--- flow/run.sh ---
#!/bin/bash
# the make line also repeats each setting of config.mk as NAME=value (left out here)
make -C /OpenROAD-flow-scripts/flow DESIGN_CONFIG=/design/flow/config.mk WORK_HOME=/design/flow/orfs CLKGATE_MAP_FILE= finish
--- flow/config.mk ---
export PLATFORM = sky130hd
export DESIGN_NAME = lpc10_speech_synthetizer
export DESIGN_NICKNAME = lpc10_speech_synthetizer
export VERILOG_FILES = /design/flow/design.v
export SDC_FILE = /design/flow/constraint.sdc
export NUM_CORES = 4
export LEC_CHECK = 0
export ABC_AREA = 1
export CAP_MARGIN = 20
export CELL_PAD_IN_SITES_GLOBAL_PLACEMENT = 2
export CORE_MARGIN = 5
export CORE_UTILIZATION = 49
export GPL_TIMING_DRIVEN = 0
export MIN_ROUTING_LAYER = met2
export PLACE_DENSITY_LB_ADDON = 0.0
export SETUP_SLACK_MARGIN = 5.0
export SLEW_MARGIN = 0
--- flow/constraint.sdc ---
create_clock -name core_clock -period 25.0 [get_ports {clk}]
set_input_delay 5.0000 -clock core_clock [delete_from_list [all_inputs] [get_ports {clk}]]
set_output_delay 5.0000 -clock core_clock [all_outputs]
set_load 0.01 [all_outputs]
--- flow/design.v ---
module lpc10_speech_synthetizer (
  input  wire              clk,         
  input  wire              reset,       
  input  wire              StartSpeak,
  input  wire              RomData,
  output wire [11:0]       RomAdr,
  output reg  signed [9:0] SampleData,
  output reg               Speaking
);
reg [5:0]  Cnt_8k;
reg [4:0]  CntSegment;
reg [7:0]  CntSample;
reg [11:0] RomAdrIn;
reg        Speak;
reg [3:0]  CodeEnergy;
reg        CodeRepeat;
reg [4:0]  CodePitch;
reg [17:0] CodeK1K4;    
reg [20:0] CodeK5K10;   
wire GetEnergy, GetRepeat, GetPitch, GetK1K4, GetK5K10, ReadRom;
wire Silence, LastFrame, NoK5K10;
function signed [9:0] TabChirp(input [5:0] i);
  case (i)
    0: TabChirp = 0;    1: TabChirp = 42;   2: TabChirp = -44;  3: TabChirp = 50;
    4: TabChirp = -78;  5: TabChirp = 18;   6: TabChirp = 37;   7: TabChirp = 20;
    8: TabChirp = 2;    9: TabChirp = -31;  10: TabChirp = -59; 11: TabChirp = 2;
    12: TabChirp = 95;  13: TabChirp = 90;  14: TabChirp = 5;   15: TabChirp = 15;
    16: TabChirp = 38;  17: TabChirp = -4;  18: TabChirp = -91; 19: TabChirp = -91;
    20: TabChirp = -42; 21: TabChirp = -35; 22: TabChirp = -36; 23: TabChirp = -4;
    24: TabChirp = 37;  25: TabChirp = 43;  26: TabChirp = 34;  27: TabChirp = 33;
    28: TabChirp = 15;  29: TabChirp = -1;  30: TabChirp = -8;  31: TabChirp = -18;
    32: TabChirp = -19; 33: TabChirp = -17; 34: TabChirp = -9;  35: TabChirp = -10;
    36: TabChirp = -6;  37: TabChirp = 0;   38: TabChirp = 3;   39: TabChirp = 2;
    40: TabChirp = 1;
    default: TabChirp = 0;
  endcase
endfunction
function signed [9:0] TabEnergy(input [3:0] i);
  case (i)
    0: TabEnergy = 0;   1: TabEnergy = 0;   2: TabEnergy = 1;   3: TabEnergy = 1;
    4: TabEnergy = 2;   5: TabEnergy = 3;   6: TabEnergy = 5;   7: TabEnergy = 7;
    8: TabEnergy = 10;  9: TabEnergy = 15;  10: TabEnergy = 21; 11: TabEnergy = 30;
    12: TabEnergy = 43; 13: TabEnergy = 61; 14: TabEnergy = 86; default: TabEnergy = 0;
  endcase
endfunction
function signed [9:0] TabPitch(input [4:0] i);
  case (i)
    0: TabPitch = 0;    1: TabPitch = 41;   2: TabPitch = 43;   3: TabPitch = 45;
    4: TabPitch = 47;   5: TabPitch = 49;   6: TabPitch = 51;   7: TabPitch = 53;
    8: TabPitch = 55;   9: TabPitch = 58;   10: TabPitch = 60;  11: TabPitch = 63;
    12: TabPitch = 66;  13: TabPitch = 70;  14: TabPitch = 73;  15: TabPitch = 76;
    16: TabPitch = 79;  17: TabPitch = 83;  18: TabPitch = 87;  19: TabPitch = 90;
    20: TabPitch = 94;  21: TabPitch = 99;  22: TabPitch = 103; 23: TabPitch = 107;
    24: TabPitch = 112; 25: TabPitch = 118; 26: TabPitch = 123; 27: TabPitch = 129;
    28: TabPitch = 134; 29: TabPitch = 141; 30: TabPitch = 147; default: TabPitch = 153;
  endcase
endfunction
function signed [9:0] TabK1(input [4:0] i);
  case (i)
    0: TabK1 = -501;  1: TabK1 = -497;  2: TabK1 = -493;  3: TabK1 = -488;
    4: TabK1 = -480;  5: TabK1 = -471;  6: TabK1 = -460;  7: TabK1 = -446;
    8: TabK1 = -427;  9: TabK1 = -405;  10: TabK1 = -378; 11: TabK1 = -344;
    12: TabK1 = -305; 13: TabK1 = -259; 14: TabK1 = -206; 15: TabK1 = -148;
    16: TabK1 = -86;  17: TabK1 = -21;  18: TabK1 = 45;   19: TabK1 = 110;
    20: TabK1 = 171;  21: TabK1 = 227;  22: TabK1 = 277;  23: TabK1 = 320;
    24: TabK1 = 357;  25: TabK1 = 388;  26: TabK1 = 413;  27: TabK1 = 434;
    28: TabK1 = 451;  29: TabK1 = 464;  30: TabK1 = 474;  default: TabK1 = 482;
  endcase
endfunction
function signed [9:0] TabK2(input [4:0] i);
  case (i)
    0: TabK2 = -349;  1: TabK2 = -328;  2: TabK2 = -305;  3: TabK2 = -280;
    4: TabK2 = -252;  5: TabK2 = -223;  6: TabK2 = -192;  7: TabK2 = -158;
    8: TabK2 = -124;  9: TabK2 = -88;   10: TabK2 = -51;  11: TabK2 = -14;
    12: TabK2 = 23;   13: TabK2 = 60;   14: TabK2 = 97;   15: TabK2 = 133;
    16: TabK2 = 167;  17: TabK2 = 199;  18: TabK2 = 230;  19: TabK2 = 259;
    20: TabK2 = 286;  21: TabK2 = 310;  22: TabK2 = 333;  23: TabK2 = 354;
    24: TabK2 = 372;  25: TabK2 = 389;  26: TabK2 = 404;  27: TabK2 = 417;
    28: TabK2 = 429;  29: TabK2 = 439;  30: TabK2 = 449;  default: TabK2 = 490;
  endcase
endfunction
function signed [9:0] TabK3(input [3:0] i);
  case (i)
    0: TabK3 = -397;  1: TabK3 = -365;  2: TabK3 = -327;  3: TabK3 = -282;
    4: TabK3 = -229;  5: TabK3 = -170;  6: TabK3 = -104;  7: TabK3 = -36;
    8: TabK3 = 35;    9: TabK3 = 104;   10: TabK3 = 169;  11: TabK3 = 228;
    12: TabK3 = 281;  13: TabK3 = 326;  14: TabK3 = 364;  default: TabK3 = 396;
  endcase
endfunction
function signed [9:0] TabK4(input [3:0] i);
  case (i)
    0: TabK4 = -373;  1: TabK4 = -334;  2: TabK4 = -293;  3: TabK4 = -245;
    4: TabK4 = -191;  5: TabK4 = -131;  6: TabK4 = -67;   7: TabK4 = -1;
    8: TabK4 = 64;    9: TabK4 = 128;   10: TabK4 = 188;  11: TabK4 = 243;
    12: TabK4 = 291;  13: TabK4 = 332;  14: TabK4 = 367;  default: TabK4 = 397;
  endcase
endfunction
function signed [9:0] TabK5(input [3:0] i);
  case (i)
    0: TabK5 = -319;  1: TabK5 = -286;  2: TabK5 = -250;  3: TabK5 = -211;
    4: TabK5 = -168;  5: TabK5 = -122;  6: TabK5 = -74;   7: TabK5 = -25;
    8: TabK5 = 24;    9: TabK5 = 73;    10: TabK5 = 121;  11: TabK5 = 167;
    12: TabK5 = 210;  13: TabK5 = 249;  14: TabK5 = 285;  default: TabK5 = 319;
  endcase
endfunction
function signed [9:0] TabK6(input [3:0] i);
  case (i)
    0: TabK6 = -290;  1: TabK6 = -252;  2: TabK6 = -209;  3: TabK6 = -163;
    4: TabK6 = -114;  5: TabK6 = -62;   6: TabK6 = -9;    7: TabK6 = 44;
    8: TabK6 = 97;    9: TabK6 = 147;   10: TabK6 = 194;  11: TabK6 = 239;
    12: TabK6 = 278;  13: TabK6 = 313;  14: TabK6 = 344;  default: TabK6 = 371;
  endcase
endfunction
function signed [9:0] TabK7(input [3:0] i);
  case (i)
    0: TabK7 = -291;  1: TabK7 = -256;  2: TabK7 = -216;  3: TabK7 = -174;
    4: TabK7 = -128;  5: TabK7 = -80;   6: TabK7 = -31;   7: TabK7 = 19;
    8: TabK7 = 69;    9: TabK7 = 117;   10: TabK7 = 163;  11: TabK7 = 206;
    12: TabK7 = 246;  13: TabK7 = 283;  14: TabK7 = 316;  default: TabK7 = 345;
  endcase
endfunction
function signed [9:0] TabK8(input [2:0] i);
  case (i)
    0: TabK8 = -219;  1: TabK8 = -133;  2: TabK8 = -38;   3: TabK8 = 59;
    4: TabK8 = 152;   5: TabK8 = 235;   6: TabK8 = 305;   default: TabK8 = 361;
  endcase
endfunction
function signed [9:0] TabK9(input [2:0] i);
  case (i)
    0: TabK9 = -225;  1: TabK9 = -157;  2: TabK9 = -82;   3: TabK9 = -3;
    4: TabK9 = 76;    5: TabK9 = 151;   6: TabK9 = 220;   default: TabK9 = 280;
  endcase
endfunction
function signed [9:0] TabK10(input [2:0] i);
  case (i)
    0: TabK10 = -179; 1: TabK10 = -122; 2: TabK10 = -61;  3: TabK10 = 1;
    4: TabK10 = 63;   5: TabK10 = 123;  6: TabK10 = 179;  default: TabK10 = 231;
  endcase
endfunction
reg signed [9:0] ET, PT, K1T, K2T, K3T, K4T, K5T, K6T, K7T, K8T, K9T, K10T;
reg signed [9:0] EC, PC, K1C, K2C, K3C, K4C, K5C, K6C, K7C, K8C, K9C, K10C;
reg signed [9:0] X1C, X2C, X3C, X4C, X5C, X6C, X7C, X8C, X9C, X10C;
reg signed [9:0] Valeur;
reg signed [9:0] KBus;
reg signed [9:0] XBus;
reg signed [9:0] YNext;
wire signed [18:0] Operation1;
wire signed [18:0] Operation2;
wire signed [18:0] Operation3;
wire signed [18:0] Operation4;
reg [12:0] GPA;
reg        NoiseOn;
reg [7:0]  PitchCnt;
wire signed [19:0] ValeurEC;
wire signed [9:0]  YStart;
assign RomAdr = RomAdrIn;
assign GetEnergy = (CntSample == 8'd0) && (Cnt_8k < 6'd4);
assign Silence   = (CodeEnergy == 4'b0000);
assign LastFrame = (CodeEnergy == 4'b1111);
assign NoK5K10   = (CodePitch  == 5'b00000);
assign GetRepeat = (CntSample == 8'd0) && (Cnt_8k == 6'd4) && !Silence && !LastFrame;
assign GetPitch  = (CntSample == 8'd0) && (Cnt_8k >= 6'd5) && (Cnt_8k < 6'd10) && !Silence && !LastFrame;
assign GetK1K4   = (CntSample == 8'd0) && (Cnt_8k >= 6'd11) && (Cnt_8k < 6'd29) && !Silence && !LastFrame && !CodeRepeat;
assign GetK5K10  = (CntSample == 8'd0) && (Cnt_8k >= 6'd30) && (Cnt_8k < 6'd51) && !Silence && !LastFrame && !CodeRepeat && !NoK5K10;
assign ReadRom = GetEnergy || GetRepeat || GetPitch || GetK1K4 || GetK5K10;
assign Operation1 = KBus * XBus;
assign Operation2 = YNext - (Operation1 / 19'sd512);
assign Operation3 = KBus * Operation2;
assign Operation4 = XBus + (Operation3 / 19'sd512);
assign ValeurEC = Valeur * EC;
assign YStart   = ValeurEC / 20'sd64;
always @* begin
  case (Cnt_8k)
    6'd2:  KBus = K10C;
    6'd3:  KBus = K9C;
    6'd4:  KBus = K8C;
    6'd5:  KBus = K7C;
    6'd6:  KBus = K6C;
    6'd7:  KBus = K5C;
    6'd8:  KBus = K4C;
    6'd9:  KBus = K3C;
    6'd10: KBus = K2C;
    6'd11: KBus = K1C;
    default: KBus = 10'sd0;
  endcase
  case (Cnt_8k)
    6'd2:  XBus = X10C;
    6'd3:  XBus = X9C;
    6'd4:  XBus = X8C;
    6'd5:  XBus = X7C;
    6'd6:  XBus = X6C;
    6'd7:  XBus = X5C;
    6'd8:  XBus = X4C;
    6'd9:  XBus = X3C;
    6'd10: XBus = X2C;
    6'd11: XBus = X1C;
    default: XBus = 10'sd0;
  endcase
end
always @(posedge clk) begin
  if (reset) begin
    Cnt_8k     <= 6'd0;
    CntSegment <= 5'd0;
    CntSample  <= 8'd0;
    RomAdrIn   <= 12'd1;
    Speak      <= 1'b0;
    Speaking   <= 1'b0;
    CodeEnergy <= 4'd0;
    CodeRepeat <= 1'b0;
    CodePitch  <= 5'd0;
    CodeK1K4   <= 18'd0;
    CodeK5K10  <= 21'd0;
    ET <= 0; PT <= 0; K1T <= 0; K2T <= 0; K3T <= 0; K4T <= 0;
    K5T <= 0; K6T <= 0; K7T <= 0; K8T <= 0; K9T <= 0; K10T <= 0;
    EC <= 0; PC <= 0; K1C <= 0; K2C <= 0; K3C <= 0; K4C <= 0;
    K5C <= 0; K6C <= 0; K7C <= 0; K8C <= 0; K9C <= 0; K10C <= 0;
    X1C <= 0; X2C <= 0; X3C <= 0; X4C <= 0; X5C <= 0;
    X6C <= 0; X7C <= 0; X8C <= 0; X9C <= 0; X10C <= 0;
    Valeur     <= 0;
    YNext      <= 0;
    SampleData <= 0;
    GPA        <= 13'b0000001101001;
    NoiseOn    <= 1'b1;
    PitchCnt   <= 8'd0;
  end else begin
    if (Speak && StartSpeak) begin
      Cnt_8k <= Cnt_8k + 6'd1;
      if (Cnt_8k == 6'b111111) begin
        if (CntSegment == 5'b10111)
          CntSegment <= 5'd0;
        else
          CntSegment <= CntSegment + 5'd1;
        if (CntSample == 8'b11000111)
          CntSample <= 8'd0;
        else
          CntSample <= CntSample + 8'd1;
      end
      if (GetEnergy) CodeEnergy <= {CodeEnergy[2:0], RomData};
      if (GetRepeat) CodeRepeat <= RomData;
      if (GetPitch)  CodePitch  <= {CodePitch[3:0], RomData};
      if (GetK1K4)   CodeK1K4   <= {CodeK1K4[16:0], RomData};
      if (GetK5K10)  CodeK5K10  <= {CodeK5K10[19:0], RomData};
      if (ReadRom) RomAdrIn <= RomAdrIn + 12'd1;
      if ((CntSample == 8'b11000111) && (Cnt_8k == 6'b111111) && LastFrame) begin
        Speak    <= 1'b0;
        Speaking <= 1'b0;
      end else begin
        Speaking <= 1'b1;
      end
    end else begin
      Cnt_8k     <= 6'd0;
      CntSegment <= 5'd0;
      CntSample  <= 8'd0;
      RomAdrIn   <= 12'd1;
      NoiseOn    <= 1'b1;
      if (!StartSpeak) Speak <= 1'b1;
    end
    if (Cnt_8k == 6'b111110) begin
      ET <= TabEnergy(CodeEnergy);
      if (Silence || LastFrame)
        PT <= 0;
      else
        PT <= TabPitch(CodePitch);
      if (Silence || LastFrame) begin
        K1T <= 0; K2T <= 0; K3T <= 0; K4T <= 0;
      end else begin
        K1T <= TabK1(CodeK1K4[17:13]);
        K2T <= TabK2(CodeK1K4[12:8]);
        K3T <= TabK3(CodeK1K4[7:4]);
        K4T <= TabK4(CodeK1K4[3:0]);
      end
      if (Silence || LastFrame || NoK5K10) begin
        K5T <= 0; K6T <= 0; K7T <= 0; K8T <= 0; K9T <= 0; K10T <= 0;
      end else begin
        K5T  <= TabK5(CodeK5K10[20:17]);
        K6T  <= TabK6(CodeK5K10[16:13]);
        K7T  <= TabK7(CodeK5K10[12:9]);
        K8T  <= TabK8(CodeK5K10[8:6]);
        K9T  <= TabK9(CodeK5K10[5:3]);
        K10T <= TabK10(CodeK5K10[2:0]);
      end
    end
    if ((CntSegment == 5'd0) && (Cnt_8k == 6'b111111)) begin
      EC   <= ET;
      PC   <= PT;
      K1C  <= K1T;
      K2C  <= K2T;
      K3C  <= K3T;
      K4C  <= K4T;
      K5C  <= K5T;
      K6C  <= K6T;
      K7C  <= K7T;
      K8C  <= K8T;
      K9C  <= K9T;
      K10C <= K10T;
      NoiseOn <= (PC == 0);
    end
    if (Cnt_8k == 6'd0) begin
      if (EC == 0)
        Valeur <= 0;
      else if (NoiseOn) begin
        if (GPA[0])
          Valeur <= -10'sd64;
        else
          Valeur <= 10'sd64;
      end else begin
        if (PitchCnt > 8'd50)
          Valeur <= 0;    
        else
          Valeur <= TabChirp(PitchCnt[5:0]);
      end
      if (PC == 0)
        PitchCnt <= 8'd0;
      else if ($signed({1'b0, PitchCnt}) < PC)
        PitchCnt <= PitchCnt + 8'd1;
      else
        PitchCnt <= 8'd0;
    end
    if (Cnt_8k < 6'b010100)
      GPA <= {GPA[12] ^ GPA[10] ^ GPA[9] ^ GPA[0], GPA[12:1]};
    case (Cnt_8k)
      6'd1: YNext <= YStart;
      6'd2, 6'd3, 6'd4, 6'd5, 6'd6, 6'd7, 6'd8, 6'd9, 6'd10, 6'd11:
        YNext <= Operation2[9:0];
      default: ;
    endcase
    case (Cnt_8k)
      6'd3:  X10C <= Operation4[9:0];
      6'd4:  X9C  <= Operation4[9:0];
      6'd5:  X8C  <= Operation4[9:0];
      6'd6:  X7C  <= Operation4[9:0];
      6'd7:  X6C  <= Operation4[9:0];
      6'd8:  X5C  <= Operation4[9:0];
      6'd9:  X4C  <= Operation4[9:0];
      6'd10: X3C  <= Operation4[9:0];
      6'd11: X2C  <= Operation4[9:0];
      6'd12: X1C  <= Operation2[9:0];
      default: ;
    endcase
    if (Cnt_8k == 6'b001111)
      SampleData <= X1C;
  end
end
endmodule
==> results of run 1 <==
-- timing repair --
action | CTS | global route
hold endpoints to repair | 0 | 0
setup endpoints to repair | 0 | 8
gates resized | 0 | 1
buffers inserted | 0 | 0
-- routing by layer --
metal | up-vias | GRT usage | wire [microns]
met3 | 1227 | 0.5673 | 45780
li1 | 15690 | - | -
met1 | 16170 | - | 0
met5 | - | 0.2093 | 1706
met2 | 11330 | 0.4896 | 54650
met4 | 52 | 0.05709 | 10710
-- stage by stage --
stage	utilization	hold slack [ns]	total power, uW	setup WS (ns)	cells
after floorplan	-	0.4245	931.0	10.24	4945
after global placement	0.5121	0.4322	958.7	6.584	5940
after detailed placement	0.5129	0.4367	959.4	6.471	5943
after CTS	0.5396	0.4447	1845	6.410	6050
after global routing	0.5398	0.4635	1898	5.141	6051
final	0.5399	0.4398	1854	6.014	6055
-- cell type report --
class                      count  share of cell area
sequential                   544              0.2723
multi-input combinational   3259              0.5305
buffer                       221             0.02265
clock buffer                  74             0.03952
clock inverter                33            0.009855
antenna                        4           0.0002503
inverter                     921             0.08645
timing repair buffer          30            0.008135
tap                          969             0.03032
==> flow_summary_export.csv, run 1 <==
group,metric,value,unit
worst_setup_path,r2r-start,"Cnt_8k[0]",
synth,syn-instance-count,4945,
worst_setup_path,r2r_end,"X7C[8]",
synth,syn_area_per_cell,7.373,sq um
synth,ys_area,36460,sq um
grt,track_usage,0.4110,
timing,min_period,18.99,ns
die,ios,27,
die,core,74070,sq um
die,die_area,79970,sq um
timing,tns,0,ns
synth,yosys.area.top_type,"dfxtp_1",
timing,final-setup-viol-count,0,
outcome,status,"finished clean",
timing,clock_skew,0.02929,ns
route,via_per_inst,7.345,
final_layout,design_area,39990,sq um
synth,compound_area_frac,0.1514,
synth,ys.flop_type,"dfxtp_1",
synth,fa_ha_area_frac,0.2162,
pwr,pwr-share-seq,0.470,
clock_network,clockBufferDepth,3,
timing,max_freq,52.67,MHz
pwr,cellInternalPower,1398,uW
worst_setup_path,crit_buf_inv,18,
route,drt_wl_total,112.8,mm
worst_setup_path,cp.required,25.58,ns
worst_setup_path,critPathCaptureType,"register",
run,warnings,93,
run,cap_violations,0,
synth,ys_sh_simple,0.1957,
route,drc,0,
synth,ys.flops,544,
final_layout,final.fill_count,7548,
final_layout,logic_area,21220,sq um
clock_network,htreeDepth,2,
worst_setup_path,cp.depth,75,
worst_setup_path,endpoint,"X7C[8]",
worst_setup_path,critPathKind,"reg -> reg",
die,fp-utilization,0.4922,
final_layout,syn_to_final_growth,9.681,%
pwr,powerClk,910,uW
hold_path,min_path_cells,2,
synth,synth_area,36460,sq um
clock_network,path_clk_slew,0.07,ns
worst_setup_path,slowest_stage,"clkinv_1",
timing,rsz0062_at_grt,"false",
worst_setup_path,cpMostUsedCell,"fa_1",
hold_path,min_to,"K5T[8]",
hold_path,hold_path.class,"reg -> reg",
synth,logic_family,"adder cells",
final_layout,regArea,10890,sq um
route,route.vias.total,44470,
place,hpwl,85.80,mm
synth,syn_nets,5438,
pwr,p_clk_frac,0.491,
die,die_h,282.8,microns
timing,relSlewSlack,0.2304,
synth,synthDistinctLibCells,66,
pwr,power_leader,"the clock network",
timing,tightest_slew,1.146,ns
worst_setup_path,rrSetupSlack,6.01,ns
grt,grt_pass1_vias,46830,
synth,yosys-top-cells-count,"nand2_1, inv_1, dfxtp_1",
worst_setup_path,cp-start-kind,"register",
synth,synth.yosys.seq_area_share,0.2987,
route,firstDrtPassIters,7,
clock_network,clk_latency,0.65,ns
synth,mux_share,0.0005491,
synth,ys_warn_count,1,
pwr,pwr-share-comb,0.039,
worst_setup_path,slowest_delay,0.56,ns
synth,edf_count,0,
worst_setup_path,worstPathMaxFanout,10,
worst_setup_path,arrival,19.57,ns
grt,grt_pass1_wl,173.4,mm
synth,ys_async_sr_fraction,0,
pwr,leakagePower,0.01923,uW
grt,grt_max_degree,17,
grt,antenna_found_initial,0,
die,num_rows,100,
pwr,cellPowerDensity,46.36,nW/um^2
pwr,powerSeq,871,uW
place,place_area,37990,sq um
timing,hold_violations,0,
clock_network,post_cts_hold_buffer_count,0,
synth,ys_cells,4945,
final_layout,fin_nets,5527,
route,routedWlPerCell,18.64,microns
place,place_congestion,0.9811,
timing,finalClockPeriodUsage,0.7594,
worst_setup_path,reg2reg_depth,75,
worst_setup_path,crit_family,"adder cells",
clock_network,cts_tree,"built",
grt,grt_overflow,0,
pwr,p_switching,456.1,uW
die,die_w,282.8,microns
pwr,p_sw_frac,0.2460,
pwr,peakVddDrop,0.00005962,V
timing,final_max_slew_viol_count,0,
clock_network,cts_made_buffers,57,
clock_network,cts-root-buf,"clkbuf_16",
worst_setup_path,cp-startpoint,"Cnt_8k[0]",
route,first_iter_violations,7714,
place,portBuffers,26,
pwr,powerComb,73.1,uW
synth,yosys.area.top_type_share,0.2987,
synth,top_cells_by_area,"dfxtp_1, fa_1, nand2_1, inv_1, ha_1",
synth,ys_sh_xor,0.01778,
clock_network,cts_sinks,544,
synth,top_cell,"nand2_1",
route,antenna_left,0,
==> run 2: changes to the inputs <==
CELL_PAD_IN_SITES_GLOBAL_PLACEMENT = unset   (was 2)
CORE_MARGIN = 2   (was 5)
CORE_UTILIZATION = 64   (was 49)
CTS_CLUSTER_DIAMETER = 294   (was unset)
GPL_TIMING_DRIVEN = unset   (was 0)
MIN_ROUTING_LAYER = unset   (was met2)
PLACE_DENSITY_LB_ADDON = 0.03   (was 0.0)
SETUP_SLACK_MARGIN = unset   (was 5.0)
SLEW_MARGIN = 20   (was 0)
clock period = 15.4 ns   (was 25.0 ns; I/O delays follow)
==> run 2 against run 1 <==
Effect of this change: still clean; utilization grew 17 points; synthesized cell count stayed put; total power rose by 60%; global-route usage fell by 9.6 points; clock power increased by 58%; clock skew is essentially flat; critical path depth decreased by 2; worst setup slack worse by 5.4 ns; sequential cell count did not move; wire length fell by 17%; via count shrank 29%.
==> flow_summary_export.csv, run 2 <==
group,metric,value,unit
grt,grt_pass1_wl,152.6,mm
final_layout,fin_nets,5429,
timing,min_period,14.74,ns
worst_setup_path,rrSetupSlack,0.66,ns
route,via_per_inst,5.515,
final_layout,logic_area,21530,sq um
worst_setup_path,cp.required,15.91,ns
worst_setup_path,worstPathMaxFanout,25,
route,firstDrtPassIters,6,
grt,top_usage_layer,"met2",
synth,top_cell,"nand2_1",
worst_setup_path,arrival,15.25,ns
worst_setup_path,crit_buf_inv,16,
pwr,powerClk,1440,uW
synth,mux_share,0.0005491,
hold_path,min_to,"K6T[9]",
synth,top_cells_by_area,"dfxtp_1, fa_1, nand2_1, inv_1, ha_1",
worst_setup_path,cp-start-kind,"register",
pwr,peakVddDrop,0.0001054,V
clock_network,clk_latency,0.64,ns
timing,max_freq,67.83,MHz
die,die_w,242.7,microns
worst_setup_path,r2r_end,"X8C[8]",
synth,syn_nets,5438,
clock_network,clockBufferDepth,3,
grt,grt_overflow,0,
die,die_h,242.7,microns
pwr,pwr-share-seq,0.478,
run,cap_violations,0,
timing,tns,0,ns
final_layout,syn_to_final_growth,10.28,%
grt,grt_pass1_vias,30310,
grt,grtUsageMet2,0.5313,
pwr,p_switching,662.8,uW
run,warnings,95,
pwr,power_leader,"the clock network",
synth,synth_area,36460,sq um
route,routedWlPerCell,16.34,microns
place,portBuffers,26,
pwr,powerSeq,1420,uW
route,drt_wl_total,93.64,mm
route,first_iter_violations,2389,
worst_setup_path,reg2reg_depth,73,
clock_network,htreeDepth,2,
route,antenna_left,0,
clock_network,cts_tree,"built",
synth,ys.flop_type,"dfxtp_1",
synth,fa_ha_area_frac,0.2162,
clock_network,post_cts_hold_buffer_count,0,
synth,synth.yosys.seq_area_share,0.2987,
timing,tightest_slew,0.9910,ns
synth,ys.flops,544,
grt,track_usage,0.3154,
clock_network,cts_made_buffers,57,
pwr,pwr-share-comb,0.037,
grt,antenna_found_initial,0,
hold_path,min_path_cells,2,
timing,relSlewSlack,0.3394,
grt,met1_usage,0.4078,
worst_setup_path,slowest_delay,0.57,ns
grt,grt_max_degree,106,
die,core,56390,sq um
worst_setup_path,endpoint,"X8C[8]",
worst_setup_path,critPathKind,"reg -> reg",
route,drc,0,
place,hpwl,69.14,mm
outcome,status,"finished clean",
synth,ys_warn_count,1,
synth,yosys-top-cells-count,"nand2_1, inv_1, dfxtp_1",
synth,synthDistinctLibCells,66,
pwr,cellPowerDensity,73.64,nW/um^2
timing,clock_skew,0.02938,ns
timing,final-setup-viol-count,0,
synth,ys_area,36460,sq um
synth,ys_async_sr_fraction,0,
pwr,power,2961,uW
clock_network,cts-root-buf,"clkbuf_16",
pwr,p_sw_frac,0.2239,
final_layout,final.fill_count,4840,
synth,edf_count,0,
worst_setup_path,slowest_stage,"fa_1",
hold_path,hold_path.class,"reg -> reg",
synth,syn_area_per_cell,7.373,sq um
synth,syn-instance-count,4945,
timing,final_max_slew_viol_count,0,
timing,hold_violations,0,
timing,finalClockPeriodUsage,0.9573,
synth,compound_area_frac,0.1514,
route,antenna_cells_inserted,0,
clock_network,path_clk_slew,0.06,ns
die,ios,27,
worst_setup_path,crit_family,"adder cells",
final_layout,regArea,10900,sq um
worst_setup_path,r2r-start,"Cnt_8k[0]",
die,num_rows,87,
synth,ys_cells,4945,
worst_setup_path,cpMostUsedCell,"fa_1",
synth,ys_sh_simple,0.1957,
pwr,p_clk_frac,0.485,
pwr,leakagePower,0.01957,uW
worst_setup_path,cp.depth,73,
route,route.vias.total,31600,
pwr,powerComb,110,uW
synth,yosys.area.top_type_share,0.2987,
synth,ys_sh_xor,0.01778,
worst_setup_path,cp-startpoint,"Cnt_8k[0]",
die,die_area,58900,sq um
clock_network,cts_sinks,544,
synth,yosys.area.top_type,"dfxtp_1",
grt,use_met3,0.03782,
die,fp-utilization,0.6466,
worst_setup_path,critPathCaptureType,"register",
synth,logic_family,"adder cells",
pwr,cellInternalPower,2298,uW
place,place_congestion,0.9146,
==> run 2: layer usage <==
| layer | vias to the layer above | wire length, microns |
|---|---|---|
| met1 | 14800 | 39620 |
| met4 | 0 | 4559 |
| met3 | 240 | 5590 |
| met2 | 974 | 43860 |
| met5 | - | 0 |
| li1 | 15590 | - |
==> run 2: cell type report <==
class	count	area share
Tap cell	756	0.02352
Inverter	921	0.08666
Multi-Input combinational cell	3259	0.5355
Timing Repair Buffer	153	0.03445
Clock inverter	17	0.007966
Sequential cell	544	0.2711
Clock buffer	79	0.04079
==> run 2: through the flow <==
stage | std cells | hold WS (ns) | cell area, sq um | util | setup slack, ns
3_5_place_dp | 5614 | 0.4327 | 37690 | 0.6685 | -0.2289
6_report | 5729 | 0.4419 | 40210 | 0.7131 | 0.6569
3_3_place_gp | 5614 | 0.4288 | 37690 | 0.6685 | 0.05587
2_1_floorplan | 4945 | 0.4245 | 36460 | - | 0.6390
5_1_grt | 5729 | 0.4584 | 40210 | 0.7131 | -0.1008
4_1_cts | 5711 | 0.4413 | 39670 | 0.7036 | 0.03944
==> run 2: timing repair <==
| action | CTS | global route |
|---|---|---|
| resized | 3 | 98 |
| pin swaps | 1 | 23 |
| setup buffers | 1 | 16 |
| setup endpoints to repair | 9 | 81 |
| gates cloned | 0 | 2 |
==> run 3: changes to the inputs <==
ABC_AREA = 0   (was 1)
CORE_UTILIZATION = 66   (was 64)
CTS_CLUSTER_DIAMETER = unset   (was 294)
CTS_CLUSTER_SIZE = 61   (was unset)
GPL_TIMING_DRIVEN = 0   (was unset)
MAX_ROUTING_LAYER = met4   (was unset)
MIN_ROUTING_LAYER = met1   (was unset)
PLACE_DENSITY_LB_ADDON = 0.01   (was 0.03)
clock period = 15.0 ns   (was 15.4 ns; I/O delays follow)
==> run 3 against run 2 <==
Effect of this change: the layout now fails its checks (negative setup slack); clock-buffer cell count is 3 lower; first-iteration DRC count up 24%; final cell count decreased by 8.7%; utilization up 5.2 points; register-to-register slack worse by 1.8 ns; critical path depth shrank 10; sequential share of layout area fell by 0.54 points; synthesized area is 2.5% lower; global-route usage grew 7.4 points; hold slack improved by 0.0075 ns; clock power hardly changed; critical endpoint is now X10C[9]; largest power group unchanged.
==> flow_summary_export.csv, run 3 <==
group,metric,value,unit
outcome,status,"failed layout checks",
outcome,so.violations,"negative setup slack",
synth,compound_area_frac,0.1598,
run,warnings,95,
pwr,pwr-share-seq,0.484,
die,ios,27,
timing,max_freq,61.95,MHz
die,core,53600,sq um
clock_network,cts_tree,"built",
grt,grt_pass1_wl,166.9,mm
worst_setup_path,crit_family,"adder cells",
die,die_h,236.1,microns
synth,yosys-top-cells-count,"nand2_1, nor2_1, dfxtp_1",
place,portBuffers,26,
synth,mux_share,0.01959,
synth,ys_area,35570,sq um
synth,fa_ha_area_frac,0.2222,
timing,final-setup-viol-count,72,
route,drc,0,
synth,synth.yosys.seq_area_share,0.3062,
clock_network,cts-root-buf,"clkbuf_16",
worst_setup_path,worstPathMaxFanout,10,
final_layout,syn_to_final_growth,15.32,%
worst_setup_path,reg2reg_depth,63,
grt,grt_pass1_vias,30830,
synth,yosys.area.top_type_share,0.3062,
timing,min_period,16.14,ns
worst_setup_path,cp-start-kind,"register",
worst_setup_path,cp.depth,63,
timing,clock_skew,0.05641,ns
die,die_w,236.1,microns
worst_setup_path,arrival,16.65,ns
synth,ys_sh_xor,0.03032,
worst_setup_path,slowest_delay,0.57,ns
route,routedWlPerCell,20.60,microns
timing,final_max_slew_viol_count,0,
pwr,p_clk_frac,0.486,
synth,top_cells_by_area,"dfxtp_1, fa_1, ha_1, nand2_1, nor2_1",
timing,rsz0062_at_grt,"true",
run,cap_violations,0,
pwr,power_leader,"the clock network",
timing,layout_setup_ws,-1.143,ns
worst_setup_path,cp-startpoint,"Cnt_8k[4]",
synth,syn-instance-count,4313,
clock_network,path_clk_slew,0.06,ns
hold_path,min_to,"K4T[6]",
die,fp-utilization,0.6636,
synth,syn_nets,4806,
route,via_per_inst,6.072,
worst_setup_path,slowest_stage,"fa_1",
worst_setup_path,critPathKind,"reg -> reg",
synth,ys_sh_simple,0.1879,
synth,ys.flop_type,"dfxtp_1",
synth,synth_area,35570,sq um
place,place_congestion,1.038,
grt,antenna_found_initial,1,
hold_path,hold_path.class,"reg -> reg",
route,route.vias.total,31760,
worst_setup_path,crit_buf_inv,9,
die,num_rows,85,
synth,logic_family,"adder cells",
timing,finalClockPeriodUsage,1.076,
grt,track_usage,0.3890,
pwr,peakVddDrop,0.0001186,V
synth,ys.flops,544,
clock_network,cts_sinks,544,
worst_setup_path,r2r_end,"X10C[9]",
pwr,p_sw_frac,0.2281,
place,hpwl,76.41,mm
route,firstDrtPassIters,5,
synth,top_cell,"nand2_1",
pwr,p_switching,683.8,uW
timing,hold_violations,0,
route,first_iter_violations,2970,
synth,ys_async_sr_fraction,0,
route,drt_wl_total,107.7,mm
final_layout,utilization,0.7652,
worst_setup_path,r2r-start,"Cnt_8k[4]",
timing,relSlewSlack,0.2129,
pwr,cellInternalPower,2314,uW
grt,grt_overflow,0,
pwr,powerClk,1460,uW
route,antenna_left,0,
clock_network,clk_latency,0.65,ns
die,die_area,55760,sq um
clock_network,cts_made_buffers,58,
final_layout,finalNonFillerCells,5230,
synth,ys_cells,4313,
pwr,powerSeq,1450,uW
pwr,cellPowerDensity,73.10,nW/um^2
grt,grt_max_degree,17,
synth,edf_count,0,
pwr,powerComb,90.3,uW
timing,tightest_slew,1.181,ns
synth,synthDistinctLibCells,93,
worst_setup_path,cp.required,15.50,ns
clock_network,clockBufferDepth,3,
hold_path,min_path_cells,2,
synth,syn_area_per_cell,8.247,sq um
worst_setup_path,endpoint,"X10C[9]",
route,antenna_cells_inserted,0,
synth,ys_warn_count,1,
synth,yosys.area.top_type,"dfxtp_1",
worst_setup_path,cpMostUsedCell,"fa_1",
worst_setup_path,rrSetupSlack,-1.14,ns
clock_network,htreeDepth,2,
final_layout,fin_nets,4983,
pwr,pwr-share-comb,0.030,
place,placed_cells,5036,
pwr,leakagePower,0.01725,uW
worst_setup_path,critPathCaptureType,"register",
## run 3: final cells by class
class / instances / area, sq um
Clock inverter: 28 / 314.1
Buffer: 235 / 1249
Fill cell: 3970 / 12590
Sequential cell: 544 / 10900
Tap cell: 696 / 870.8
Multi-Input combinational cell: 3090 / 23210
Inverter: 432 / 1629
Clock buffer: 76 / 1640
Timing Repair Buffer: 129 / 1201
## run 3: timing repair
action | in CTS | in global routing
setup buffers | 78 | 26
setup endpoints to repair | 90 | 90
gates cloned | 4 | 3
endpoints found under the hold margin | 0 | 0
gates resized | 216 | 102
hold buffers | 0 | 0
pin swaps | 47 | 56
## run 3: per-layer routing
metal / routed length, microns / track usage / part of all wire / vias to the layer above
met2: 49670 / 0.6228 / 0.46 / 1471
met1: 41700 / 0.4761 / 0.39 / 15140
met3: 9298 / 0.06390 / 0.086 / 418
li1: - / - / - / 14730
met4: 7049 / 0.2010 / 0.065 / 0
met5: 0 / - / 0 / -
## run 3: stage by stage
stage | instance area [sq um] | total power [uW] | hold WS, ns | setup TNS, ns | setup WS, ns
final | 41020 | 2998 | 0.4494 | -50.34 | -1.143
after detailed placement | 36990 | 1557 | 0.4453 | -209.08 | -2.921
after global placement | 36970 | 1557 | 0.4369 | -240.32 | -3.216
after floorplan | 35840 | 1526 | 0.4315 | 0 | 0.02286
after global routing | 41020 | 3066 | 0.4715 | -78.79 | -1.520
after CTS | 40510 | 2995 | 0.4513 | -25.57 | -0.8365
==> run 4: changes to the inputs <==
CAP_MARGIN = 5   (was 20)
CORE_ASPECT_RATIO = 0.82   (was unset)
CTS_CLUSTER_SIZE = 57   (was 61)
MAX_ROUTING_LAYER = met5   (was met4)
SETUP_SLACK_MARGIN = 2.44   (was unset)
==> run 4 against run 3 <==
Effect of this change: still fails the layout checks on negative setup slack; clock-buffer cell count down 3; largest power group is now registers; clock power down 8%; critical path depth up 7; worst setup slack worse by 0.31 ns; utilization up 0.83 points; final cell count up 0.84%; first-iteration DRC count up 39%; global-route usage up 0.062 points; largest cell class unchanged; non-clock buffer count up 38; via count up 1.6%; wire length up 3.3%.
==> flow_summary_export.csv, run 4 <==
group,metric,value,unit
synth,ys_warn_count,1,
synth,syn_nets,4806,
pwr,power_leader,"registers",
pwr,powerClk,1340,uW
synth,fa_ha_area_frac,0.2222,
synth,ys_async_sr_fraction,0,
pwr,pwr-share-seq,0.502,
pwr,pwr-share-comb,0.033,
clock_network,cts_tree,"built",
pwr,leakagePower,0.01746,uW
place,place_area,37250,sq um
hold_path,hold_path.class,"reg -> reg",
worst_setup_path,r2r-start,"Cnt_8k[0]",
die,ios,27,
synth,ys_cells,4313,
clock_network,post_cts_hold_buffer_count,0,
timing,final-setup-viol-count,81,
route,drt_wl_total,111.3,mm
pwr,powerSeq,1450,uW
synth,yosys.area.top_type,"dfxtp_1",
route,first_iter_violations,4125,
route,route.vias.total,32270,
synth,logic_family,"adder cells",
route,routedWlPerCell,21.10,microns
clock_network,path_clk_slew,0.06,ns
die,die_w,260.4,microns
final_layout,syn_to_final_growth,16.49,%
grt,grt_max_degree,16,
place,portBuffers,26,
timing,min_period,16.45,ns
pwr,powerComb,95.9,uW
clock_network,clk_latency,0.64,ns
pwr,p_switching,669.0,uW
pwr,cellInternalPower,2222,uW
hold_path,min_path_cells,2,
timing,tightest_slew,1.139,ns
grt,track_usage,0.3896,
timing,hold_violations,0,
die,fp-utilization,0.6640,
worst_setup_path,r2r_end,"X9C[8]",
synth,compound_area_frac,0.1598,
timing,clock_skew,0.05754,ns
worst_setup_path,slowest_stage,"fa_1",
worst_setup_path,crit_buf_inv,16,
worst_setup_path,rrSetupSlack,-1.45,ns
place,place_congestion,1.045,
synth,syn_area_per_cell,8.247,sq um
hold_path,hold_start,"K5T[7]",
synth,mux_share,0.01959,
synth,syn-instance-count,4313,
worst_setup_path,arrival,16.96,ns
synth,yosys-top-cells-count,"nand2_1, nor2_1, dfxtp_1",
timing,finalClockPeriodUsage,1.097,
route,firstDrtPassIters,6,
clock_network,cts-root-buf,"clkbuf_16",
synth,ys_sh_simple,0.1879,
run,warnings,96,
worst_setup_path,cp.required,15.51,ns
worst_setup_path,cp.depth,70,
pwr,peakVddDrop,0.00008468,V
synth,edf_count,0,
outcome,status,"failed layout checks",
worst_setup_path,cp-startpoint,"Cnt_8k[0]",
timing,tns,-82.04,ns
worst_setup_path,reg2reg_depth,70,
die,die_area,55770,sq um
run,cap_violations,0,
synth,ys_sh_xor,0.03032,
die,core,53570,sq um
timing,relSlewSlack,0.2406,
die,die_h,214.2,microns
worst_setup_path,slowest_delay,0.58,ns
hold_path,min_to,"K5C[7]",
synth,synth.yosys.seq_area_share,0.3062,
clock_network,cts_made_buffers,53,
synth,synth_area,35570,sq um
synth,top_cells_by_area,"dfxtp_1, fa_1, ha_1, nand2_1, nor2_1",
worst_setup_path,cpMostUsedCell,"fa_1",
worst_setup_path,endpoint,"X9C[8]",
synth,ys_area,35570,sq um
route,antenna_left,0,
pwr,cellPowerDensity,69.76,nW/um^2
timing,max_freq,60.79,MHz
grt,grt_pass1_wl,170.3,mm
outcome,so.violations,"negative setup slack",
clock_network,cts_sinks,544,
worst_setup_path,critPathKind,"reg -> reg",
route,via_per_inst,6.118,
die,num_rows,77,
place,hpwl,78.37,mm
synth,yosys.area.top_type_share,0.3062,
pwr,p_clk_frac,0.465,
timing,rsz0062_at_grt,"true",
worst_setup_path,critPathCaptureType,"register",
synth,synthDistinctLibCells,93,
route,drc,0,
worst_setup_path,cp-start-kind,"register",
synth,top_cell,"nand2_1",
timing,layout_setup_ws,-1.451,ns
pwr,p_sw_frac,0.2314,
timing,final_max_slew_viol_count,0,
clock_network,htreeDepth,2,
worst_setup_path,crit_family,"adder cells",
grt,antenna_found_initial,3,
clock_network,clockBufferDepth,3,
synth,ys.flops,544,
grt,grt_pass1_vias,30490,
grt,grt_overflow,0,
final_layout,fin_nets,5014,
worst_setup_path,worstPathMaxFanout,5,
synth,ys.flop_type,"dfxtp_1",
final_layout,design_area,41430,sq um
## run 4: cell type report
class | instances | area [sq um]
Antenna cell | 2 | 5.005
Buffer | 250 | 1433
Clock buffer | 73 | 1521
Clock inverter | 22 | 219.0
Fill cell | 3863 | 12130
Inverter | 432 | 1645
Multi-Input combinational cell | 3088 | 23220
Sequential cell | 544 | 10900
Tap cell | 711 | 889.6
Timing Repair Buffer | 152 | 1607
## run 4: stage by stage
step	hold WS [ns]	worst slack [ns]	power (uW)	cells	util
floorplan	0.4315	0.2038	1526	4313	-
global placement	0.4405	-2.877	1557	5050	0.6951
detailed placement	0.4434	-2.970	1557	5050	0.6953
CTS	0.4436	-1.024	2876	5244	0.7615
global route	0.4690	-1.798	2950	5272	0.7734
finish	0.4428	-1.451	2891	5274	0.7735
## run 4: repair_timing
| action | in CTS | in global routing |
|---|---|---|
| setup endpoints to repair | 90 | 90 |
| resized | 211 | 117 |
| buffers inserted | 92 | 27 |
| gates cloned | 7 | 1 |
| pin swaps | 77 | 77 |
| hold endpoints to repair | 0 | 0 |
## run 4: metal layers
| metal | up-vias | global-route usage | part of all wire | wire length, microns |
|---|---|---|---|---|
| met5 | - | 0 | 0.000072 | 8 |
| met4 | 2 | 0.1478 | 0.044 | 4882 |
| met3 | 344 | 0.09362 | 0.12 | 13890 |
| met2 | 1802 | 0.5670 | 0.42 | 46230 |
| met1 | 15340 | 0.5607 | 0.42 | 46270 |
| li1 | 14780 | - | - | - |
==> run 5: changes to the inputs <==
ABC_AREA = unset   (was 0)
CAP_MARGIN = 30   (was 5)
CORE_ASPECT_RATIO = 1.06   (was 0.82)
CORE_UTILIZATION = 22   (was 66)
CTS_CLUSTER_DIAMETER = 234   (was unset)
CTS_CLUSTER_SIZE = unset   (was 57)
GPL_TIMING_DRIVEN = unset   (was 0)
MAX_ROUTING_LAYER = unset   (was met5)
PLACE_DENSITY_LB_ADDON = 0.04   (was 0.01)
SETUP_SLACK_MARGIN = 0.19   (was 2.44)
TNS_END_PERCENT = 90   (was unset)
clock period = 12.6 ns   (was 15.0 ns; I/O delays follow)
==> run 5 against run 4 <==
Effect of this change: the layout still fails its checks (negative setup slack); clock power is 55% higher; die size went up to 3.0 times the previous value; largest power group is now the clock network; hold slack better by 0.0080 ns; worst setup slack worse by 1.5 ns; cell area is 9.8% higher; clock skew is 0.013 ns lower; non-clock buffer count is 99 higher; sequential share of layout area is 2.3 points lower.
==> flow_summary_export.csv, run 5 <==
group,metric,value,unit
route,antenna_left,0,
grt,antenna_found_initial,0,
worst_setup_path,endpoint,"X6C[8]",
pwr,peakVddDrop,0.00007992,V
timing,clock_skew,0.04491,ns
place,portBuffers,26,
timing,tightest_slew,1.176,ns
worst_setup_path,critPathCaptureType,"register",
grt,grt_max_degree,166,
pwr,p_sw_frac,0.2424,
synth,ys_sh_simple,0.1879,
grt,grt_pass1_vias,31140,
pwr,cellPowerDensity,85.95,nW/um^2
clock_network,clk_latency,0.68,ns
hold_path,hold_start,"K6T[4]",
worst_setup_path,cp-start-kind,"register",
synth,ys_sh_xor,0.03032,
outcome,so.violations,"negative setup slack",
timing,min_period,15.57,ns
worst_setup_path,rrSetupSlack,-2.97,ns
worst_setup_path,crit_buf_inv,10,
worst_setup_path,r2r-start,"Cnt_8k[0]",
final_layout,final.fill_count,17550,
pwr,powerComb,103,uW
route,first_iter_violations,1648,
synth,top_cells_by_area,"dfxtp_1, fa_1, ha_1, nand2_1, nor2_1",
synth,ys.flops,544,
worst_setup_path,cpMostUsedCell,"fa_1",
pwr,leakagePower,0.01888,uW
synth,top_cell,"nand2_1",
timing,final-setup-viol-count,90,
pwr,p_clk_frac,0.532,
route,route.vias.total,29760,
grt,grt_overflow,0,
synth,logic_family,"adder cells",
worst_setup_path,arrival,16.08,ns
die,die_h,418.0,microns
worst_setup_path,slowest_stage,"fa_1",
synth,synth_area,35570,sq um
worst_setup_path,crit_family,"adder cells",
synth,mux_share,0.01959,
worst_setup_path,cp.depth,64,
timing,relSlewSlack,0.2140,
clock_network,cts-root-buf,"clkbuf_16",
clock_network,cts_tree,"built",
timing,hold_violations,0,
die,core,160200,sq um
route,firstDrtPassIters,6,
synth,yosys-top-cells-count,"nand2_1, nor2_1, dfxtp_1",
pwr,powerSeq,1730,uW
worst_setup_path,cp-startpoint,"Cnt_8k[0]",
synth,syn_area_per_cell,8.247,sq um
clock_network,cts_made_buffers,74,
route,drt_wl_total,127.7,mm
worst_setup_path,slowest_delay,0.53,ns
route,drc,0,
clock_network,post_cts_hold_buffer_count,0,
place,hpwl,95.96,mm
synth,syn-instance-count,4313,
synth,compound_area_frac,0.1598,
synth,yosys.area.top_type,"dfxtp_1",
die,die_w,394.5,microns
die,fp-utilization,0.2220,
hold_path,min_path_cells,2,
timing,tns,-212.37,ns
route,via_per_inst,4.354,
pwr,pwr-share-comb,0.026,
timing,final_max_slew_viol_count,0,
clock_network,cts_sinks,544,
pwr,power_leader,"the clock network",
die,num_rows,151,
clock_network,path_clk_slew,0.06,ns
final_layout,design_area,45500,sq um
synth,ys_area,35570,sq um
place,place_congestion,0.7930,
die,ios,27,
grt,grt_pass1_wl,197.8,mm
synth,ys_warn_count,1,
synth,ys.flop_type,"dfxtp_1",
synth,synthDistinctLibCells,93,
synth,ys_async_sr_fraction,0,
worst_setup_path,reg2reg_depth,64,
hold_path,hold_path.class,"reg -> reg",
clock_network,clockBufferDepth,3,
timing,rsz0062_at_grt,"true",
synth,yosys.area.top_type_share,0.3062,
final_layout,utilization,0.2840,
pwr,cellInternalPower,2963,uW
worst_setup_path,r2r_end,"X6C[8]",
die,die_area,164900,sq um
place,dp_slack,-3.509,ns
worst_setup_path,critPathKind,"reg -> reg",
synth,synth.yosys.seq_area_share,0.3062,
synth,fa_ha_area_frac,0.2222,
run,warnings,99,
pwr,p_switching,948.0,uW
run,cap_violations,0,
pwr,pwr-share-seq,0.442,
timing,layout_setup_ws,-2.973,ns
synth,edf_count,0,
worst_setup_path,cp.required,13.11,ns
pwr,powerClk,2080,uW
timing,max_freq,64.22,MHz
place,place_area,41300,sq um
hold_path,min_to,"K6C[4]",
route,routedWlPerCell,18.69,microns
grt,track_usage,0.1559,
clock_network,htreeDepth,3,
outcome,status,"failed layout checks",
synth,ys_cells,4313,
timing,finalClockPeriodUsage,1.236,
synth,syn_nets,4806,
final_layout,fin_nets,5134,
worst_setup_path,worstPathMaxFanout,7,
final_layout,syn_to_final_growth,27.94,%
==> run 5: final cells by class <==
| class | instances | area [sq um] | share of cell area |
|---|---|---|---|
| sequential | 544 | 10900 | 0.2396 |
| tap | 2142 | 2680 | 0.05890 |
| clock buffer | 103 | 2112 | 0.04641 |
| inverter | 432 | 1627 | 0.03574 |
| timing repair buffer | 501 | 4442 | 0.09761 |
| multi-input combinational | 3088 | 23440 | 0.5150 |
| clock inverter | 24 | 304.0 | 0.006682 |
| antenna | 1 | 2.502 | 0.00005499 |
==> run 5: timing repair <==
item                                    in CTS  in global routing
gates resized                              146                141
setup buffers                               33                 18
endpoints found under the setup margin      90                 90
gates cloned                                 7                  1
pin swaps                                   45                 64
==> run 5: metal layers <==
metal,vias up,wire length (microns),share of wire,global-route usage
met5,-,0,0,0
met4,0,2776,0.022,0.04218
met2,271,61120,0.48,0.2668
li1,15020,-,-,-
met3,123,2890,0.023,0.01846
met1,14340,60930,0.48,0.2063
==> run 5: stage by stage <==
step / hold WS [ns] / total power, uW / std cells
after CTS: 0.4532 / 4003 / 6807
final: 0.4508 / 3911 / 6835
after global routing: 0.4654 / 4076 / 6834
after global placement: 0.4411 / 1865 / 6637
after floorplan: 0.4315 / 1817 / 4313
after detailed placement: 0.4448 / 1864 / 6640
==> run 6: changes to the inputs <==
ABC_AREA = 1   (was unset)
CAP_MARGIN = 20   (was 30)
CORE_ASPECT_RATIO = unset   (was 1.06)
CORE_UTILIZATION = 58   (was 22)
CTS_CLUSTER_DIAMETER = unset   (was 234)
MIN_ROUTING_LAYER = unset   (was met1)
PLACE_DENSITY_LB_ADDON = unset   (was 0.04)
SETUP_SLACK_MARGIN = unset   (was 0.19)
TNS_END_PERCENT = unset   (was 90)
clock period = 12.9 ns   (was 12.6 ns; I/O delays follow)
==> run 6 against run 5 <==
Effect of this change: still fails the layout checks on negative setup slack; non-clock buffer count grew 33; highest routed layer is now met5; combinational power increased by 65%; hold slack got worse by 0.011 ns; total power down 6.6%; via count grew 11%; largest power group unchanged.
==> flow_summary_export.csv, run 6 <==
group,metric,value,unit
worst_setup_path,crit_family,"adder cells",
place,placed_cells,6009,
pwr,leakagePower,0.02172,uW
synth,top_cells_by_area,"dfxtp_1, fa_1, nand2_1, inv_1, ha_1",
grt,met1_usage,0.3911,
timing,finalClockPeriodUsage,1.105,
grt,grt_overflow,0,
route,antenna_left,0,
final_layout,syn_to_final_growth,22.73,%
grt,grt_pass1_wl,160.0,mm
timing,final-setup-viol-count,84,
worst_setup_path,rrSetupSlack,-1.35,ns
die,num_rows,91,
synth,edf_count,0,
final_layout,logic_area,22590,sq um
timing,layout_setup_ws,-1.351,ns
route,drc,0,
timing,clock_skew,0.08227,ns
synth,fa_ha_area_frac,0.2162,
synth,syn_nets,5438,
die,die_area,64880,sq um
worst_setup_path,slowest_delay,0.58,ns
clock_network,clk_latency,0.66,ns
place,dp_slack,-1.497,ns
pwr,cellPowerDensity,81.60,nW/um^2
pwr,peakVddDrop,0.0001123,V
run,warnings,100,
grt,grt_max_degree,130,
synth,ys.flop_type,"dfxtp_1",
clock_network,clockBufferDepth,3,
clock_network,cts_tree,"built",
place,hpwl,73.89,mm
synth,synth_area,36460,sq um
synth,ys_area,36460,sq um
final_layout,finalNonFillerCells,6207,
worst_setup_path,endpoint,"X5C[8]",
route,drt_wl_total,100.8,mm
hold_path,min_to,"K5T[8]",
pwr,p_clk_frac,0.491,
pwr,p_switching,846.2,uW
synth,ys_sh_xor,0.01778,
worst_setup_path,worstPathMaxFanout,7,
pwr,pwr-share-comb,0.047,
run,cap_violations,0,
die,core,61940,sq um
pwr,powerComb,170,uW
pwr,pwr-share-seq,0.462,
route,routedWlPerCell,16.23,microns
worst_setup_path,reg2reg_depth,74,
die,fp-utilization,0.5887,
hold_path,min_path_cells,2,
outcome,so.violations,"negative setup slack",
worst_setup_path,cp-start-kind,"register",
hold_path,hold_path.class,"reg -> reg",
synth,syn_area_per_cell,7.373,sq um
synth,synth.yosys.seq_area_share,0.2987,
grt,antenna_found_initial,2,
clock_network,htreeDepth,2,
route,route.vias.total,32920,
route,firstDrtPassIters,5,
die,ios,27,
route,via_per_inst,5.303,
synth,syn-instance-count,4945,
synth,top_cell,"nand2_1",
outcome,status,"failed layout checks",
synth,yosys.area.top_type,"dfxtp_1",
synth,synthDistinctLibCells,66,
pwr,powerClk,1790,uW
timing,rsz0062_at_grt,"true",
worst_setup_path,cpMostUsedCell,"fa_1",
grt,grt_pass1_vias,31420,
pwr,power_leader,"the clock network",
grt,top_usage_layer,"met2",
final_layout,final.fill_count,5137,
synth,yosys-top-cells-count,"nand2_1, inv_1, dfxtp_1",
die,die_w,254.7,microns
timing,tns,-59.05,ns
grt,grtUsageMet2,0.5319,
timing,final_max_slew_viol_count,0,
route,first_iter_violations,2151,
place,portBuffers,26,
worst_setup_path,slowest_stage,"fa_1",
synth,mux_share,0.0005491,
clock_network,cts_sinks,544,
final_layout,fin_nets,5814,
pwr,powerSeq,1690,uW
timing,relSlewSlack,0.2945,
synth,ys_async_sr_fraction,0,
grt,use_met3,0.03746,
clock_network,path_clk_slew,0.07,ns
timing,tightest_slew,1.058,ns
pwr,p_sw_frac,0.2317,
grt,track_usage,0.3053,
worst_setup_path,critPathCaptureType,"register",
final_layout,regArea,10910,sq um
worst_setup_path,crit_buf_inv,19,
synth,ys.flops,544,
worst_setup_path,cp.depth,74,
timing,hold_violations,0,
worst_setup_path,cp-startpoint,"Cnt_8k[0]",
synth,compound_area_frac,0.1514,
timing,max_freq,70.17,MHz
die,die_h,254.7,microns
synth,logic_family,"adder cells",
pwr,cellInternalPower,2805,uW
synth,yosys.area.top_type_share,0.2987,
clock_network,cts-root-buf,"clkbuf_16",
place,place_congestion,0.9285,
worst_setup_path,r2r_end,"X5C[8]",
worst_setup_path,arrival,14.78,ns
synth,ys_sh_simple,0.1957,
worst_setup_path,r2r-start,"Cnt_8k[0]",
synth,ys_warn_count,1,
timing,min_period,14.25,ns
worst_setup_path,cp.required,13.43,ns
clock_network,cts_made_buffers,57,
worst_setup_path,critPathKind,"reg -> reg",
synth,ys_cells,4945,
route,antenna_cells_inserted,0,
==> run 6: cell type report <==
| cell class | instances | share of cell area |
|---|---|---|
| Sequential cell | 544 | 0.2437 |
| Timing Repair Buffer | 534 | 0.1030 |
| Clock inverter | 37 | 0.01191 |
| Inverter | 921 | 0.07823 |
| Clock buffer | 71 | 0.03506 |
| Multi-Input combinational cell | 3263 | 0.5047 |
| Tap cell | 837 | 0.02340 |
==> run 6: what timing repair did <==
| item | CTS | global route |
|---|---|---|
| buffers inserted | 47 | 37 |
| hold buffers | 0 | 0 |
| pin swaps | 53 | 48 |
| resized | 124 | 169 |
| setup endpoints to repair | 90 | 90 |
| cloned | 6 | 5 |
==> run 6: stage by stage <==
step	hold slack (ns)	power, uW	util	area [sq um]
finish	0.4399	3651	0.7225	44750
global route	0.4575	3755	0.7225	44750
CTS	0.4418	3670	0.7058	43710
detailed placement	0.4327	1883	0.6578	40740
global placement	0.4285	1883	0.6578	40740
floorplan	0.4245	1806	-	36990
==> run 6: per-layer routing <==
metal  up-vias  wire length, microns
met5         -                    21
met4         4                  3994
met3       227                  5535
met2       908                 48420
met1     15390                 42780
li1      16390                     -
==> run 7: changes to the inputs <==
ABC_AREA = 0   (was 1)
CORE_UTILIZATION = 52   (was 58)
GPL_TIMING_DRIVEN = 0   (was unset)
MAX_ROUTING_LAYER = met4   (was unset)
MIN_ROUTING_LAYER = met1   (was unset)
PLACE_DENSITY = 0.63   (was unset)
clock period = 22.8 ns   (was 12.9 ns; I/O delays follow)
==> run 7 against run 6 <==
Effect of this change: now clean on timing, DRC and antenna; synthesized area fell by 2.5%; first-iteration DRC count rose by 17%; worst setup slack better by 4.4 ns; clock skew fell by 0.066 ns; sequential cell count is the same; final cell count decreased by 14%; maximum frequency shrank 28%; wire length up 3.3%; critical path type unchanged; largest power group unchanged; highest routed layer is now met4.
==> flow_summary_export.csv, run 7 <==
group,metric,value,unit
clock_network,clk_latency,0.62,ns
route,drt_wl_total,104.1,mm
worst_setup_path,crit_buf_inv,12,
worst_setup_path,r2r_end,"X2C[8]",
grt,grt_max_degree,15,
place,place_congestion,0.9921,
timing,final-setup-viol-count,0,
grt,grt_overflow,0,
synth,yosys-top-cells-count,"nand2_1, nor2_1, dfxtp_1",
timing,min_period,19.76,ns
route,firstDrtPassIters,6,
pwr,power_leader,"the clock network",
worst_setup_path,rrSetupSlack,3.04,ns
grt,antenna_found_initial,3,
hold_path,hold_start,"K8T[1]",
pwr,pwr-share-comb,0.025,
clock_network,post_cts_hold_buffer_count,0,
worst_setup_path,critPathKind,"reg -> reg",
die,num_rows,95,
synth,top_cell,"nand2_1",
route,drc,0,
route,route.vias.total,30020,
clock_network,htreeDepth,2,
worst_setup_path,cp.depth,67,
clock_network,cts_sinks,544,
synth,logic_family,"adder cells",
pwr,leakagePower,0.01628,uW
timing,tns,0,ns
synth,ys_cells,4313,
clock_network,ctsResizeCount,0,
worst_setup_path,endpoint,"X2C[8]",
hold_path,min_path_cells,2,
route,antenna_cells_inserted,0,
die,ios,27,
die,core,67400,sq um
run,warnings,93,
synth,syn-instance-count,4313,
place,place_area,36940,sq um
hold_path,min_to,"K8C[1]",
grt,grt_pass1_wl,164.4,mm
pwr,p_switching,440.0,uW
timing,clock_skew,0.01645,ns
synth,synthDistinctLibCells,93,
worst_setup_path,worstPathMaxFanout,10,
die,die_w,265.5,microns
pwr,cellPowerDensity,50.74,nW/um^2
synth,ys_area,35570,sq um
timing,rsz0062_at_grt,"false",
timing,final_max_slew_viol_count,0,
worst_setup_path,r2r-start,"Cnt_8k[0]",
route,via_per_inst,5.647,
place,hpwl,79.56,mm
clock_network,cts_tree,"built",
synth,ys_warn_count,1,
clock_network,clockBufferDepth,3,
pwr,powerSeq,954,uW
pwr,powerClk,971,uW
final_layout,fin_nets,4892,
clock_network,cts-root-buf,"clkbuf_16",
synth,fa_ha_area_frac,0.2222,
route,antenna_left,0,
synth,mux_share,0.01959,
worst_setup_path,crit_family,"adder cells",
grt,track_usage,0.3062,
route,first_iter_violations,2510,
pwr,peakVddDrop,0.00005861,V
final_layout,syn_to_final_growth,9.438,%
synth,synth_area,35570,sq um
timing,hold_violations,0,
place,portBuffers,26,
worst_setup_path,cp-start-kind,"register",
timing,max_freq,50.60,MHz
synth,top_cells_by_area,"dfxtp_1, fa_1, ha_1, nand2_1, nor2_1",
pwr,cellInternalPower,1535,uW
synth,ys.flop_type,"dfxtp_1",
timing,relSlewSlack,0.1905,
worst_setup_path,slowest_stage,"xor2_1",
synth,synth.yosys.seq_area_share,0.3062,
timing,worst_hold_slack,0.4456,ns
clock_network,postCtsSetupBuffers,0,
die,die_area,70510,sq um
worst_setup_path,reg2reg_depth,67,
worst_setup_path,critPathCaptureType,"register",
route,routedWlPerCell,19.58,microns
pwr,pwr-share-seq,0.483,
run,cap_violations,0,
timing,finalClockPeriodUsage,0.8669,
pwr,powerComb,50.0,uW
timing,tightest_slew,1.206,ns
die,fp-utilization,0.5277,
synth,compound_area_frac,0.1598,
clock_network,path_clk_slew,0.07,ns
pwr,p_clk_frac,0.492,
synth,syn_nets,4806,
final_layout,final.fill_count,6289,
synth,ys_async_sr_fraction,0,
final_layout,design_area,38920,sq um
pwr,p_sw_frac,0.2228,
worst_setup_path,cp-startpoint,"Cnt_8k[0]",
synth,ys.flops,544,
worst_setup_path,arrival,20.24,ns
clock_network,cts_made_buffers,56,
die,die_h,265.5,microns
worst_setup_path,cpMostUsedCell,"fa_1",
synth,edf_count,0,
grt,grt_pass1_vias,29080,
outcome,status,"finished clean",
synth,ys_sh_simple,0.1879,
worst_setup_path,slowest_delay,0.73,ns
worst_setup_path,cp.required,23.28,ns
synth,yosys.area.top_type_share,0.3062,
synth,syn_area_per_cell,8.247,sq um
synth,ys_sh_xor,0.03032,
synth,yosys.area.top_type,"dfxtp_1",
hold_path,hold_path.class,"reg -> reg",
[run 7: stage by stage]
step / instances / setup slack [ns] / util / power, uW
after CTS: 5315 / 3.309 / 0.5772 / 1984
after detailed placement: 5213 / 3.350 / 0.5481 / 1024
after floorplan: 4313 / 6.540 / - / 1002
final: 5316 / 3.035 / 0.5776 / 1975
after global routing: 5316 / 2.031 / 0.5776 / 2024
after global placement: 5212 / 3.290 / 0.5478 / 1024
[run 7: final cells by class]
type                    count  area, sq um  share of cell area
clock inverters            23        306.5            0.007875
repair buffers             28        272.8            0.007007
multi-input cells        3087        22080              0.5672
flip-flops and latches    544        10890              0.2798
well taps                 873         1092             0.02806
clock buffers              79         1649             0.04237
plain buffers             250         1015             0.02607
inverters                 432         1622             0.04166
[run 7: per-layer routing]
metal | GRT usage | part of all wire | vias to the layer above
met2 | 0.4938 | 0.46 | 913
li1 | - | - | 14510
met4 | 0.1118 | 0.040 | 0
met3 | 0.03870 | 0.065 | 178
met5 | - | 0 | -
met1 | 0.3957 | 0.43 | 14420
Power and IR drop assume default switching activity.
